==> inputs of wip/maple <==
Design my_fifo, start of the top module:
module my_fifo #(
                   parameter DATA_W           = 128      ,         
                   parameter DEPTH            = 16     ,         
                   parameter UPP_TH           = 4      ,         
                   parameter LOW_TH           = 2                
                )
                (
                   input                   clk         ,         
                   input                   rstn        ,         
                   input                   i_wren      ,         
                   input  [DATA_W - 1 : 0] i_wrdata    ,         
                   output                  o_alm_full  ,         
                   output                  o_full      ,         
                   input                   i_rden      ,         
                   output [DATA_W - 1 : 0] o_rddata    ,         
                   output                  o_alm_empty ,         
                   output                  o_empty               
                );
Settings: LEC_CHECK=0, ABC_AREA=1, CAP_MARGIN=0, CORE_MARGIN=2, CORE_UTILIZATION=72, CTS_CLUSTER_DIAMETER=93, CTS_CLUSTER_SIZE=10, PLACE_DENSITY=0.42, SETUP_SLACK_MARGIN=0.16, SLEW_MARGIN=20; clock period 2.47 ns.
run.sh (not shown) runs the stock make flow with config.mk's settings and CLKGATE_MAP_FILE=.
==> inputs of wip/nickel, as changes to wip/maple <==
Settings changed: ABC_AREA 1 to unset, CELL_PAD_IN_SITES_DETAIL_PLACEMENT set to 0, CORE_ASPECT_RATIO set to 1.0, CTS_CLUSTER_DIAMETER 93 to unset, CTS_CLUSTER_SIZE 10 to 13, GPL_ROUTABILITY_DRIVEN set to 1, PLACE_DENSITY 0.42 to unset, PLACE_DENSITY_LB_ADDON set to 0.3, SETUP_SLACK_MARGIN 0.16 to 0.4.
==> flow/constraint.sdc (replaced) <==
create_clock -name core_clock -period 2.05 [get_ports {clk}]
set_input_delay 0.4100 -clock core_clock [delete_from_list [all_inputs] [get_ports {clk}]]
set_output_delay 0.4100 -clock core_clock [all_outputs]
set_load 0.01 [all_outputs]
==> results <==
| item | wip/maple | wip/nickel |
|---|---|---|
| Worst setup slack before clock tree synthesis | -0.2217 ns | -0.8288 ns |
| RePlAce Congestion | 0.8746 | 0.8601 |
| Area figure in the yosys stat output | 94550 um^2 | 91970 um^2 |
| Chip Area | 134200 um^2 | 130600 um^2 |
| Most common cell in the netlist | nand2_1 | and2_1 |
| Placed Area | 102300 um^2 | 103000 um^2 |
| Status | finished with violations | did not finish |
| Failing step | - | global routing |
| Violated checks | setup timing | - |
| Pre-Place Util | 0.7274 | 0.7230 |
| Post-synthesis sequential area ratio | 0.6540 | 0.6724 |
| Number of cells upsized or downsized after cts | 119 | 1105 |
| Adder-cell share of the synthesized area | 0.001403 | 0.001442 |
| Floorplan row count | 132 | 131 |
| Post-CTS Setup Repair Bufs | 0 | 149 |
| Area share of the largest cell type after synthesis | 0.6504 | 0.6687 |

---

==> inputs of 06-25 <==
Starting RTL as in the previous note.
==> flow/design.v (excerpt) <==
module my_fifo #(
                   parameter DATA_W           = 128      ,         
                   parameter DEPTH            = 16     ,         
                   parameter UPP_TH           = 4      ,         
                   parameter LOW_TH           = 2                
                )
                (
                   input                   clk         ,         
                   input                   rstn        ,         
                   input                   i_wren      ,         
                   input  [DATA_W - 1 : 0] i_wrdata    ,         
                   output                  o_alm_full  ,         
                   output                  o_full      ,         
                   input                   i_rden      ,         
                   output [DATA_W - 1 : 0] o_rddata    ,         
                   output                  o_alm_empty ,         
                   output                  o_empty               
                );
Settings: LEC_CHECK=0, CAP_MARGIN=30, CELL_PAD_IN_SITES_DETAIL_PLACEMENT=1, CORE_ASPECT_RATIO=1.28, CORE_MARGIN=5, CORE_UTILIZATION=45, HOLD_SLACK_MARGIN=-0.09, MAX_ROUTING_LAYER=met4, PLACE_DENSITY_LB_ADDON=0.07, SLEW_MARGIN=20; clock period 3.72 ns.
==> 08-27: changes against 06-25 <==
==> flow/config.mk (replaced) <==
export PLATFORM = sky130hd
export DESIGN_NAME = my_fifo
export DESIGN_NICKNAME = my_fifo
export VERILOG_FILES = /design/flow/design.v
export SDC_FILE = /design/flow/constraint.sdc
export NUM_CORES = 4
export LEC_CHECK = 0
export CAP_MARGIN = 20
export CELL_PAD_IN_SITES_DETAIL_PLACEMENT = 0
export CORE_ASPECT_RATIO = 1.04
export CORE_MARGIN = 2
export CORE_UTILIZATION = 72
export CTS_CLUSTER_SIZE = 58
export GPL_ROUTABILITY_DRIVEN = 1
export PLACE_DENSITY_LB_ADDON = 0.0
export SETUP_SLACK_MARGIN = 0.78
export SLEW_MARGIN = 20
export TNS_END_PERCENT = 60
==> flow/constraint.sdc (replaced) <==
create_clock -name core_clock -period 2.64 [get_ports {clk}]
set_input_delay 0.5280 -clock core_clock [delete_from_list [all_inputs] [get_ports {clk}]]
set_output_delay 0.5280 -clock core_clock [all_outputs]
set_load 0.01 [all_outputs]
==> results <==
Combinational share of power: 08-27 23.5%; 06-25 21.5%
ANT cells: 08-27 15; 06-25 41
Area Overhead vs Synth: 08-27 22.7%; 06-25 19.3%
Filler Cell Count: 08-27 4,555; 06-25 18.5k
Data required time at the worst endpoint: 08-27 2110 ps; 06-25 2980 ps
Setup skew after layout: 08-27 25.3 ps; 06-25 35.8 ps
Power consumed by the clock network: 08-27 27.5 mW; 06-25 21.2 mW
Critical Path AT: 08-27 3000 ps; 06-25 3020 ps
Overall global routing resource usage: 08-27 41.2%; 06-25 28.2%
Routed met2 length: 08-27 136,000 um; 06-25 145,000 um
Row Count: 08-27 133; 06-25 187
Floorplan utilization: 08-27 72.6%; 06-25 45.3%
Post-DR wirelength/cell: 08-27 34.8 um; 06-25 33.0 um
Reported leakage power: 08-27 41.8 nW; 06-25 39.6 nW
Total non-filler cell area in the finished layout: 08-27 113,000 um^2; 06-25 110,000 um^2
Switching Fraction: 08-27 26.1%; 06-25 26.0%
Worst Setup Slack, final: 08-27 -890 ps; 06-25 -44.3 ps
Run status: 08-27 finished with violations; 06-25 finished with violations
Violated checks: 08-27 setup timing; 06-25 setup timing
Sequential fraction of total cell area: 08-27 54.8%; 06-25 56.4%
Nonclk buf count: 08-27 1,003; 06-25 675
Critical Path Stages: 08-27 11; 06-25 6
Net switching component of the power: 08-27 22.4 mW; 06-25 16.0 mW
Met1 track demand over resource in global routing: 08-27 55.7%; 06-25 37.8%
Placeable core region: 08-27 127,000 um^2; 06-25 203,000 um^2
Cell count after placement: 08-27 7,615; 06-25 8,276
No activity file was given, so power comes from the tool's default toggle rates.
